==> 11-04 <==
==> flow/design.v (excerpt) <==
module my_chip (
    input logic [11:0] io_in,  
    output logic [11:0] io_out,  
    input logic clock,
    input logic reset  
);
    logic [7:0] data_in;
    logic enter, sw;
    logic rst;
    logic [1:0] operation;
    logic [4:0] data_out;
    logic finish, error;
    logic [3:0] index;
    Synchronizer sync1(.async(io_in[0]), .clock(clock), .sync(data_in[0]));
    Synchronizer sync2(.async(io_in[1]), .clock(clock), .sync(data_in[1]));
    Synchronizer sync3(.async(io_in[2]), .clock(clock), .sync(data_in[2]));
    Synchronizer sync4(.async(io_in[3]), .clock(clock), .sync(data_in[3]));
    Synchronizer sync5(.async(io_in[4]), .clock(clock), .sync(data_in[4]));
    Synchronizer sync6(.async(io_in[5]), .clock(clock), .sync(data_in[5]));
    Synchronizer sync7(.async(io_in[6]), .clock(clock), .sync(data_in[6]));
    Synchronizer sync8(.async(io_in[7]), .clock(clock), .sync(data_in[7]));
    Synchronizer sync9(.async(io_in[8]), .clock(clock), .sync(enter));
  ...
Settings: LEC_CHECK=0, ABC_AREA=1, CAP_MARGIN=40, CORE_ASPECT_RATIO=1.41, CORE_MARGIN=2, CORE_UTILIZATION=72, CTS_CLUSTER_DIAMETER=84, CTS_CLUSTER_SIZE=10, PLACE_DENSITY=0.42, SETUP_SLACK_MARGIN=1.36, SLEW_MARGIN=20; clock period 4.57 ns.
run.sh (not shown) runs the stock make flow with config.mk's settings and CLKGATE_MAP_FILE=.
==> 08-20: changes against 11-04 <==
==> flow/config.mk (replaced) <==
export PLATFORM = sky130hd
export DESIGN_NAME = my_chip
export DESIGN_NICKNAME = my_chip
export VERILOG_FILES = /design/flow/design.v
export SDC_FILE = /design/flow/constraint.sdc
export NUM_CORES = 4
export LEC_CHECK = 0
export CAP_MARGIN = 20
export CORE_MARGIN = 2
export CORE_UTILIZATION = 72
export CTS_CLUSTER_DIAMETER = 51
export CTS_CLUSTER_SIZE = 58
export PLACE_DENSITY = 0.67
export SLEW_MARGIN = 20
==> flow/constraint.sdc (replaced) <==
create_clock -name core_clock -period 9.03 [get_ports {clock}]
set_input_delay 1.8060 -clock core_clock [delete_from_list [all_inputs] [get_ports {clock}]]
set_output_delay 1.8060 -clock core_clock [all_outputs]
set_load 0.01 [all_outputs]
==> results_slide.txt <==
Physical Implementation Snapshot

Worst setup path
  – CP bufs+invs: 2

Logic synthesis
  – Largest cells by area after synthesis: dfxtp_1 (40%), nand2_1 (13%), a21oi_1 (9.3%), ha_1 (6.4%), fa_1 (5.2%)
  – Post-synthesis cell count: 3,131

Global route
  – Largest net degree at the start of global routing: 205

Run status
  – Outcome: no timing/DRC/antenna violations
(the above is from 08-20)
==> results_slide.txt <==
Physical Implementation Snapshot

Run status
  – Outcome: no timing/DRC/antenna violations

Logic synthesis
  – Distinct cells, synth: ~44
  – Largest cells by area after synthesis: dfxtp_1 (38%), nor2_1 (9.9%), nand2_1 (9.6%), o21ai_0 (8.7%), ha_1 (6.1%)
  – Post-synthesis cell count: between 3k and 4k

Worst setup path
  – CP bufs+invs: 4
  – Crit-path max FO: 9

Global route
  – Largest net degree at the start of global routing: approximately 170
(the above is from 11-04)

========
==> run a <==
Starting RTL as in the previous note.
==> flow/config.mk <==
export PLATFORM = sky130hd
export DESIGN_NAME = my_chip
export DESIGN_NICKNAME = my_chip
export VERILOG_FILES = /design/flow/design.v
export SDC_FILE = /design/flow/constraint.sdc
export NUM_CORES = 4
export LEC_CHECK = 0
export CAP_MARGIN = 20
export CORE_MARGIN = 2
export CORE_UTILIZATION = 72
export CTS_CLUSTER_SIZE = 21
export GPL_ROUTABILITY_DRIVEN = 0
export GPL_TIMING_DRIVEN = 1
export HOLD_SLACK_MARGIN = 0.29
export MAX_ROUTING_LAYER = met5
export PLACE_DENSITY_LB_ADDON = 0.13
export SETUP_SLACK_MARGIN = 2.65
export SLEW_MARGIN = 20
export TNS_END_PERCENT = 100
==> flow/constraint.sdc <==
create_clock -name core_clock -period 9.26 [get_ports {clock}]
set_input_delay 1.8520 -clock core_clock [delete_from_list [all_inputs] [get_ports {clock}]]
set_output_delay 1.8520 -clock core_clock [all_outputs]
set_load 0.01 [all_outputs]
==> run b (differences from run a) <==
==> flow/config.mk (replaced) <==
export PLATFORM = sky130hd
export DESIGN_NAME = my_chip
export DESIGN_NICKNAME = my_chip
export VERILOG_FILES = /design/flow/design.v
export SDC_FILE = /design/flow/constraint.sdc
export NUM_CORES = 4
export LEC_CHECK = 0
export CAP_MARGIN = 20
export CORE_MARGIN = 2
export CORE_UTILIZATION = 68
export CTS_CLUSTER_SIZE = 30
export GPL_ROUTABILITY_DRIVEN = 0
export GPL_TIMING_DRIVEN = 1
export HOLD_SLACK_MARGIN = 0.28
export MAX_ROUTING_LAYER = met5
export PLACE_DENSITY_LB_ADDON = 0.19
export SETUP_SLACK_MARGIN = 0.76
export SLEW_MARGIN = 20
export TNS_END_PERCENT = 35
==> flow/constraint.sdc (replaced) <==
create_clock -name core_clock -period 5.99 [get_ports {clock}]
set_input_delay 1.1980 -clock core_clock [delete_from_list [all_inputs] [get_ports {clock}]]
set_output_delay 1.1980 -clock core_clock [all_outputs]
set_load 0.01 [all_outputs]
==> run c (differences from run a) <==
==> flow/config.mk (replaced) <==
export PLATFORM = sky130hd
export DESIGN_NAME = my_chip
export DESIGN_NICKNAME = my_chip
export VERILOG_FILES = /design/flow/design.v
export SDC_FILE = /design/flow/constraint.sdc
export NUM_CORES = 4
export LEC_CHECK = 0
export ABC_AREA = 1
export CAP_MARGIN = 20
export CORE_MARGIN = 2
export CORE_UTILIZATION = 72
export CTS_CLUSTER_DIAMETER = 84
export CTS_CLUSTER_SIZE = 10
export PLACE_DENSITY = 0.42
export SETUP_SLACK_MARGIN = 1.36
export SLEW_MARGIN = 20
==> flow/constraint.sdc (replaced) <==
create_clock -name core_clock -period 4.57 [get_ports {clock}]
set_input_delay 0.9140 -clock core_clock [delete_from_list [all_inputs] [get_ports {clock}]]
set_output_delay 0.9140 -clock core_clock [all_outputs]
set_load 0.01 [all_outputs]
==> comparison table <==
|  | run c | run a | run b |
|---|---|---|---|
| Seq/total area | 33.79% | 37.37% | 37.12% |
| Estimated wirelength of the detail-placed design | 53.10 mm | 45.48 mm | 45.10 mm |
| Cell Area, Placed | 26910 sq um | 25540 sq um | 25620 sq um |
| DP Worst Slack | 0.6523 ns | 3.755 ns | 1.196 ns |
| Relative contribution of sequential cells to total power | 51.7% | 49.7% | 48.9% |
| Count of instantiated cells in the yosys netlist | 3728 | 3131 | 3131 |
| Chip Width | 196.9 microns | 191.9 microns | 197.4 microns |
| Post-Syn Area per Cell | 7.184 sq um | 8.122 sq um | 8.122 sq um |
| Post-synthesis mux area share | 0% | 2.017% | 2.017% |
| Top cell type by instance count after synthesis | nor2_1 | nand2_1 | nand2_1 |
| Buffer and inverter count on the worst path | 4 | 2 | 2 |
| Outcome | no timing/DRC/antenna violations | no timing/DRC/antenna violations | no timing/DRC/antenna violations |
| Master of the slowest instance on the critical path | fa_2 | ha_1 | dfxtp_4 |
| Number of library cell types mapped by synthesis | 44 | 68 | 68 |
| Worst-case setup margin in the final layout | 1.088 ns | 3.053 ns | 0.9323 ns |
| CP Max Fanout | 7 | 24 | 53 |
| Net count reported at finish | 3928 | 3225 | 3232 |
| Non-clk bufs | 135 | 60 | 68 |
| Share of power burned in combinational logic | 4.5% | 2.1% | 2.2% |
| Cell-internal power | 0.006791 W | 0.003485 W | 0.005484 W |
| RR Startpoint | matrix_calculator.mul_logic.fsm.cur_state[8]$_DFF_P_ | matrix_calculator.mul_logic.fsm.cur_state[6]$_DFF_P_ | matrix_calculator.mul_logic.fsm.cur_state[9]$_DFF_P_ |
| Met3 usage | 6.776% | 8.606% | 5.481% |
| Top Metal Used | met4 | met5 | met4 |
| Power in combinational cells | 0.000404 W | 0.0000935 W | 0.000151 W |
| RSZ-0062 raised after global routing | true | false | true |
| Endpoint arrival time on the critical path | 4.01 ns | 4.35 ns | 3.86 ns |
| Clock latency reported for the late side of the worst-skew pair | 0.63 ns | 0.61 ns | 0.61 ns |

========
==> 12-10 <==
my_chip again, from the RTL that the note above started with.
Settings: LEC_CHECK=0, ABC_AREA=1, CAP_MARGIN=0, CORE_ASPECT_RATIO=1.8, CORE_MARGIN=2, CORE_UTILIZATION=72, CTS_CLUSTER_DIAMETER=203, CTS_CLUSTER_SIZE=14, PLACE_DENSITY_LB_ADDON=0.12, SETUP_SLACK_MARGIN=0.49, SLEW_MARGIN=20; clock period 3.81 ns.
==> 03-15 (differences from 12-10) <==
==> flow/config.mk (replaced) <==
export PLATFORM = sky130hd
export DESIGN_NAME = my_chip
export DESIGN_NICKNAME = my_chip
export VERILOG_FILES = /design/flow/design.v
export SDC_FILE = /design/flow/constraint.sdc
export NUM_CORES = 4
export LEC_CHECK = 0
export CAP_MARGIN = 40
export CORE_MARGIN = 2
export CORE_UTILIZATION = 72
export CTS_CLUSTER_DIAMETER = 51
export CTS_CLUSTER_SIZE = 24
export PLACE_DENSITY = 0.67
export SLEW_MARGIN = 20
==> flow/constraint.sdc (replaced) <==
create_clock -name core_clock -period 9.03 [get_ports {clock}]
set_input_delay 1.8060 -clock core_clock [delete_from_list [all_inputs] [get_ports {clock}]]
set_output_delay 1.8060 -clock core_clock [all_outputs]
set_load 0.01 [all_outputs]
==> 11-13 (differences from 12-10) <==
==> flow/config.mk (replaced) <==
export PLATFORM = sky130hd
export DESIGN_NAME = my_chip
export DESIGN_NICKNAME = my_chip
export VERILOG_FILES = /design/flow/design.v
export SDC_FILE = /design/flow/constraint.sdc
export NUM_CORES = 4
export LEC_CHECK = 0
export ABC_AREA = 1
export CAP_MARGIN = 40
export CORE_MARGIN = 2
export CORE_UTILIZATION = 72
export CTS_CLUSTER_DIAMETER = 319
export CTS_CLUSTER_SIZE = 14
export GPL_ROUTABILITY_DRIVEN = 0
export HOLD_SLACK_MARGIN = 0.3
export PLACE_DENSITY_LB_ADDON = 0.15
export SETUP_SLACK_MARGIN = 1.11
export SLEW_MARGIN = 20
==> flow/constraint.sdc (replaced) <==
create_clock -name core_clock -period 3.91 [get_ports {clock}]
set_input_delay 0.7820 -clock core_clock [delete_from_list [all_inputs] [get_ports {clock}]]
set_output_delay 0.7820 -clock core_clock [all_outputs]
set_load 0.01 [all_outputs]
==> 10-19 (differences from 12-10) <==
==> flow/config.mk (replaced) <==
export PLATFORM = sky130hd
export DESIGN_NAME = my_chip
export DESIGN_NICKNAME = my_chip
export VERILOG_FILES = /design/flow/design.v
export SDC_FILE = /design/flow/constraint.sdc
export NUM_CORES = 4
export LEC_CHECK = 0
export CAP_MARGIN = 20
export CORE_MARGIN = 2
export CORE_UTILIZATION = 72
export SLEW_MARGIN = 20
==> flow/constraint.sdc (replaced) <==
create_clock -name core_clock -period 5.91 [get_ports {clock}]
set_input_delay 1.1820 -clock core_clock [delete_from_list [all_inputs] [get_ports {clock}]]
set_output_delay 1.1820 -clock core_clock [all_outputs]
set_load 0.01 [all_outputs]
==> qor summary <==
| item | 12-10 | 10-19 | 03-15 | 11-13 |
|---|---|---|---|---|
| Result of the run | no timing/DRC/antenna violations | no timing/DRC/antenna violations | no timing/DRC/antenna violations | complete, but fails checks |
| Violated checks | - | - | - | setup timing |
| Total power consumption of the routed design | 0.00991 W | 0.00701 W | 0.00428 W | 0.00982 W |
| Netlist cell types | 44 | 68 | 68 | 44 |
| Logic cell area | 15100 sq um | 14000 sq um | 14000 sq um | 15700 sq um |
| Share of the synthesized area in the top cell type | 38.0% | 40.1% | 40.1% | 38.0% |
| Accumulated negative setup slack | 0 ns | 0 ns | 0 ns | -0.535 ns |
| Post-route fraction of the period consumed by the critical path | 92.5% | 91.9% | 67.5% | 104% |
| Met1 track demand over resource in global routing | 41.3% | 45.0% | 44.8% | 46.6% |
| Endpoint class of the critical path | register | primary output | primary output | register |
| Worst min-delay path endpoint | sync7.sync$_DFF_P_ | sync13.sync$_DFF_P_ | sync9.sync$_DFF_P_ | sync13.sync$_DFF_P_ |
| Final number of setup-violating endpoints | 0 | 0 | 0 | 6 |
| Crit path buffers/inverters | 4 | 2 | 2 | 6 |
| Share of cell area taken by flip-flops and latches | 34.2% | 37.2% | 37.4% | 32.8% |
| Final setup skew | 0.0177 ns | 0.0187 ns | 0.0313 ns | 0.0311 ns |
| Number of buffers created by CTS | 42 | 51 | 41 | 42 |
| Floorplan Nets | 3938 | 3341 | 3341 | 3938 |
| Util after Layout | 81.8% | 79.1% | 78.8% | 85.2% |
| Critical Path Max Stage Delay | 0.47 ns | 0.81 ns | 0.84 ns | 0.59 ns |
| DR vias | 25600 | 22200 | 22200 | 27800 |
| Share of synthesized area occupied by flip-flops and latches | 38.0% | 40.1% | 40.1% | 38.0% |
| Horizontal die dimension | 148 microns | 192 microns | 192 microns | 197 microns |
| Uppermost metal layer occupied by signal nets | met5 | met4 | met4 | met4 |

========
==> job 3365 <==
my_chip again, from the RTL that the note above started with.
clock: 9.16 ns
lec_check: 0
cap_margin: 35
cell_pad_in_sites_detail_placement: 2
cell_pad_in_sites_global_placement: 3
core_aspect_ratio: 0.58
core_margin: 5
core_utilization: 49
gpl_routability_driven: 0
hold_slack_margin: -0.0
setup_slack_margin: -0.26
slew_margin: 20
==> inputs of job 5523, as changes to job 3365 <==
Settings changed: CAP_MARGIN 35 to 20, CELL_PAD_IN_SITES_DETAIL_PLACEMENT 2 to not set, CELL_PAD_IN_SITES_GLOBAL_PLACEMENT 3 to not set, CORE_ASPECT_RATIO 0.58 to not set, CORE_MARGIN 5 to 2, CORE_UTILIZATION 49 to 72, CTS_CLUSTER_SIZE set to 21, GPL_TIMING_DRIVEN set to 1, HOLD_SLACK_MARGIN -0.0 to 0.29, MAX_ROUTING_LAYER set to met5, SETUP_SLACK_MARGIN -0.26 to not set, TNS_END_PERCENT set to 35.
==> flow/constraint.sdc (replaced) <==
create_clock -name core_clock -period 9.26 [get_ports {clock}]
set_input_delay 1.8520 -clock core_clock [delete_from_list [all_inputs] [get_ports {clock}]]
set_output_delay 1.8520 -clock core_clock [all_outputs]
set_load 0.01 [all_outputs]
==> flow_metrics.py <==
# Synthesis and PnR figures
metrics = {
    "outcome": {
        "outcome": "no timing/DRC/antenna violations",
    },
    "die": {
        "rows": 68,
        "floorplan.die_area_um2": 36800,
        "fp_util_pct": 73.4,
        "die_h_um": 192,
        "core_um2": 34600,
    },
    "cells_and_area": {
        "comb_area_share_pct": 51.1,
        "n_fill_cell": 2501,
        "final_cell_area_um2": 27400,
    },
    "clock_network": {
        "clock_transition_at_the_register_clock_pins_on_the_worst_setup_and_hold_paths_after_cts_ps": 60,
    },
}
Source of the figures above: job 5523

==> flow_metrics.py <==
# Generated from Yosys and OpenROAD reports
metrics = {
    "yosys": {
        "synthMostInstantiatedCell": "sky130_fd_sc_hd__nand2_1",
    },
    "outcome": {
        "last-stage-reached": "global placement without I/O (3_1_place_gp_skip_io)",
        "firstError": "[ERROR GPL-0301] Utilization 108.931 % exceeds 100%.",
        "outcome": "aborted with a tool error",
    },
    "die": {
        "die_h_um": 184,
        "rows": 63,
        "core_um2": 51200,
        "fp_util_pct": 49.6,
    },
}
Source of the figures above: job 3365


========
==> run B <==
my_chip again, from the RTL that the note above started with.
export LEC_CHECK = 0
export CAP_MARGIN = 20
export CELL_PAD_IN_SITES_DETAIL_PLACEMENT = 1
export CORE_MARGIN = 2
export CORE_UTILIZATION = 40
export CTS_CLUSTER_SIZE = 98
export PLACE_DENSITY_LB_ADDON = 0.2
export SETUP_SLACK_MARGIN = -0.47
export SLEW_MARGIN = 20
export TNS_END_PERCENT = 30
create_clock -name core_clock -period 10.0 [get_ports {clock}]
==> run F (differences from run B) <==
- ABC_AREA: not set -> 1
- CAP_MARGIN: 20 -> 0
- CELL_PAD_IN_SITES_DETAIL_PLACEMENT: 1 -> not set
- CORE_UTILIZATION: 40 -> 72
- CTS_CLUSTER_SIZE: 98 -> 15
- PLACE_DENSITY_LB_ADDON: 0.2 -> 0.06
- SETUP_SLACK_MARGIN: -0.47 -> 1.12
- TNS_END_PERCENT: 30 -> not set
==> flow/constraint.sdc (replaced) <==
create_clock -name core_clock -period 3.81 [get_ports {clock}]
set_input_delay 0.7620 -clock core_clock [delete_from_list [all_inputs] [get_ports {clock}]]
set_output_delay 0.7620 -clock core_clock [all_outputs]
set_load 0.01 [all_outputs]
==> run A (differences from run B) <==
- CAP_MARGIN: 20 -> 0
- CELL_PAD_IN_SITES_DETAIL_PLACEMENT: 1 -> not set
- CORE_UTILIZATION: 40 -> 72
- CTS_CLUSTER_DIAMETER: not set -> 51
- CTS_CLUSTER_SIZE: 98 -> 37
- PLACE_DENSITY: not set -> 0.67
- PLACE_DENSITY_LB_ADDON: 0.2 -> not set
- SETUP_SLACK_MARGIN: -0.47 -> not set
- TNS_END_PERCENT: 30 -> not set
==> flow/constraint.sdc (replaced) <==
create_clock -name core_clock -period 9.03 [get_ports {clock}]
set_input_delay 1.8060 -clock core_clock [delete_from_list [all_inputs] [get_ports {clock}]]
set_output_delay 1.8060 -clock core_clock [all_outputs]
set_load 0.01 [all_outputs]
==> notes <==
Run F went through all stages and came out clean. Run A finished clean. Run B ran to the end with no violations.
The lowest power belongs to run A, the highest to run F.
Between run A and run B, the lower sequential power is in run B (gap about 11%, measured against run B).
The lowest hold slack belongs to run A, the highest to run B.
The lowest utilization belongs to run B, the highest to run F.
Sequential share of layout area, highest first: run A, run B, run F.
Between run F and run B, the lower first-iteration DRC count is in run B (gap about 64%, measured against run B).
Final cell count: run F > run B > run A.
Of run A and run B, run A has the higher global-route usage (gap 13 points).
Routed wire length: run A < run F < run B.
==> figures <==
item	run A	run B	run F
Routing usage on met2	62.1%	40.4%	69.1%
Metal2 WL	33.0 mm	38.4 mm	38.0 mm
Total area of sequential cells	10,200 um2	10,200 um2	10,200 um2
Number of buffers and inverters on the critical path	2	2	4
Number of placement rows	68	92	70
Final worst hold slack	324 ps	326 ps	326 ps
Status	complete, no violations	complete, no violations	complete, no violations
Transition time at the pin with the least slew margin	1070 ps	1090 ps	1050 ps
IR drop worst, VDD	0.267 mV	0.137 mV	0.437 mV
Routed via count	22,200	22,300	25,400
Slowest cell on crit path	dfxtp_1	dfxtp_1	fa_2
Cells in synth_stat.txt	3,131	3,131	3,728
Leakage	9.51 nW	9.87 nW	14.1 nW
Buffers inserted by post-CTS timing repair	0	0	49
Post-synthesis simple-gate area fraction	20.7%	20.7%	23.4%
Multi-input gate share of the layout cell area	51.9%	49.7%	49.6%
Startpoint-to-endpoint class of the critical path	flop to primary output	flop to primary output	flop to flop
Combinational power share	2.3%	2.1%	4.5%
Layout-to-synthesis area ratio	1.060x	1.108x	1.151x
Critical Path Stages	8	8	16
Power and IR drop assume default switching activity.
